// top
module top(
	input clk,
	input rst,
	input valid,
	input dir,
	input signed [31:0] n,
	output [31:0] zeroCount,
	output signed [31:0] xOut
);
Settings: LEC_CHECK=0, ABC_AREA=1, CAP_MARGIN=20, CELL_PAD_IN_SITES_DETAIL_PLACEMENT=1, CELL_PAD_IN_SITES_GLOBAL_PLACEMENT=1, CORE_ASPECT_RATIO=1.84, CORE_MARGIN=8, CORE_UTILIZATION=20, CTS_CLUSTER_DIAMETER=330, CTS_CLUSTER_SIZE=37, GPL_ROUTABILITY_DRIVEN=0, GPL_TIMING_DRIVEN=0, HOLD_SLACK_MARGIN=0.16, MAX_ROUTING_LAYER=met5, MIN_ROUTING_LAYER=met2, PLACE_DENSITY=0.41, SETUP_SLACK_MARGIN=-2.0, SLEW_MARGIN=10, TNS_END_PERCENT=100; clock period 48.4 ns.
run.sh (not shown) runs the stock make flow with config.mk's settings and CLKGATE_MAP_FILE=.
Edit:
==> flow/config.mk (replaced) <==
export PLATFORM = sky130hd
export DESIGN_NAME = top
export DESIGN_NICKNAME = top
export VERILOG_FILES = /design/flow/design.v
export SDC_FILE = /design/flow/constraint.sdc
export NUM_CORES = 4
export LEC_CHECK = 0
export ABC_AREA = 1
export CAP_MARGIN = 20
export CORE_MARGIN = 2
export CORE_UTILIZATION = 48
export GPL_TIMING_DRIVEN = 0
export HOLD_SLACK_MARGIN = 0.29
export MAX_ROUTING_LAYER = met4
export SLEW_MARGIN = 20
==> flow/constraint.sdc (replaced) <==
create_clock -name core_clock -period 34.0 [get_ports {clk}]
set_input_delay 6.8000 -clock core_clock [delete_from_list [all_inputs] [get_ports {clk}]]
set_output_delay 6.8000 -clock core_clock [all_outputs]
set_load 0.01 [all_outputs]
Final area is lower by 4.2%. Setup slack is worse by 9.3 ns. Global-route usage grows by 1.7 points. Sequential share of layout area rose by 0.45 points.
Edit:
--- a/flow/config.mk
+++ b/flow/config.mk
@@ -8,2 +8 @@
-export ABC_AREA = 1
-export CAP_MARGIN = 20
+export CAP_MARGIN = 25
@@ -11 +10,2 @@
-export CORE_UTILIZATION = 48
+export CORE_UTILIZATION = 40
+export CTS_CLUSTER_DIAMETER = 274
@@ -13 +12,0 @@
-export HOLD_SLACK_MARGIN = 0.29
Result:
- The new run ran to the end with no violations
- first-iteration DRC count rose by 59%
- core utilization is lower by 9.1 points
- cell count drops by about 11%
- clock-buffer cell count goes up by 3
- via count is higher by about 7%
- wire length increases by about 22%
Edit:
--- a/flow/config.mk
+++ b/flow/config.mk
@@ -8 +8,4 @@
-export CAP_MARGIN = 25
+export ABC_AREA = 0
+export CAP_MARGIN = 20
+export CELL_PAD_IN_SITES_GLOBAL_PLACEMENT = 0
+export CORE_ASPECT_RATIO = 0.5
@@ -10,4 +13,4 @@
-export CORE_UTILIZATION = 40
-export CTS_CLUSTER_DIAMETER = 274
-export GPL_TIMING_DRIVEN = 0
-export MAX_ROUTING_LAYER = met4
+export CORE_UTILIZATION = 62
+export CTS_CLUSTER_DIAMETER = 77
+export CTS_CLUSTER_SIZE = 98
+export SETUP_SLACK_MARGIN = -1.18
After rerunning:
- flip-flop count does not change
- first-iteration DRC count goes up by 64%
- final cell count shrinks by about 9%
- synthesized cell count does not change
- global-route usage rises by 12 points
Edit:
==> flow/config.mk (replaced) <==
export PLATFORM = sky130hd
export DESIGN_NAME = top
export DESIGN_NICKNAME = top
export VERILOG_FILES = /design/flow/design.v
export SDC_FILE = /design/flow/constraint.sdc
export NUM_CORES = 4
export LEC_CHECK = 0
export CAP_MARGIN = 10
export CORE_ASPECT_RATIO = 0.73
export CORE_MARGIN = 5
export CORE_UTILIZATION = 21
export CTS_CLUSTER_DIAMETER = 179
export GPL_TIMING_DRIVEN = 0
export HOLD_SLACK_MARGIN = -0.05
export MAX_ROUTING_LAYER = met4
export MIN_ROUTING_LAYER = met2
export PLACE_DENSITY_LB_ADDON = 0.23
export SLEW_MARGIN = 20
export TNS_END_PERCENT = 5
The changed run ran to the end with no violations; fmax rises by 2.4%; register-to-register slack gains 0.63 ns; design area went up by about 7%; sequential share of layout area shrinks by 0.72 points; critical path depth went up by 6; clock skew rises by 0.011 ns; hold slack degrades by 0.0034 ns; synthesized cell count does not change; clock-buffer cell count goes up by 1; worst setup slack gets better by 0.78 ns.
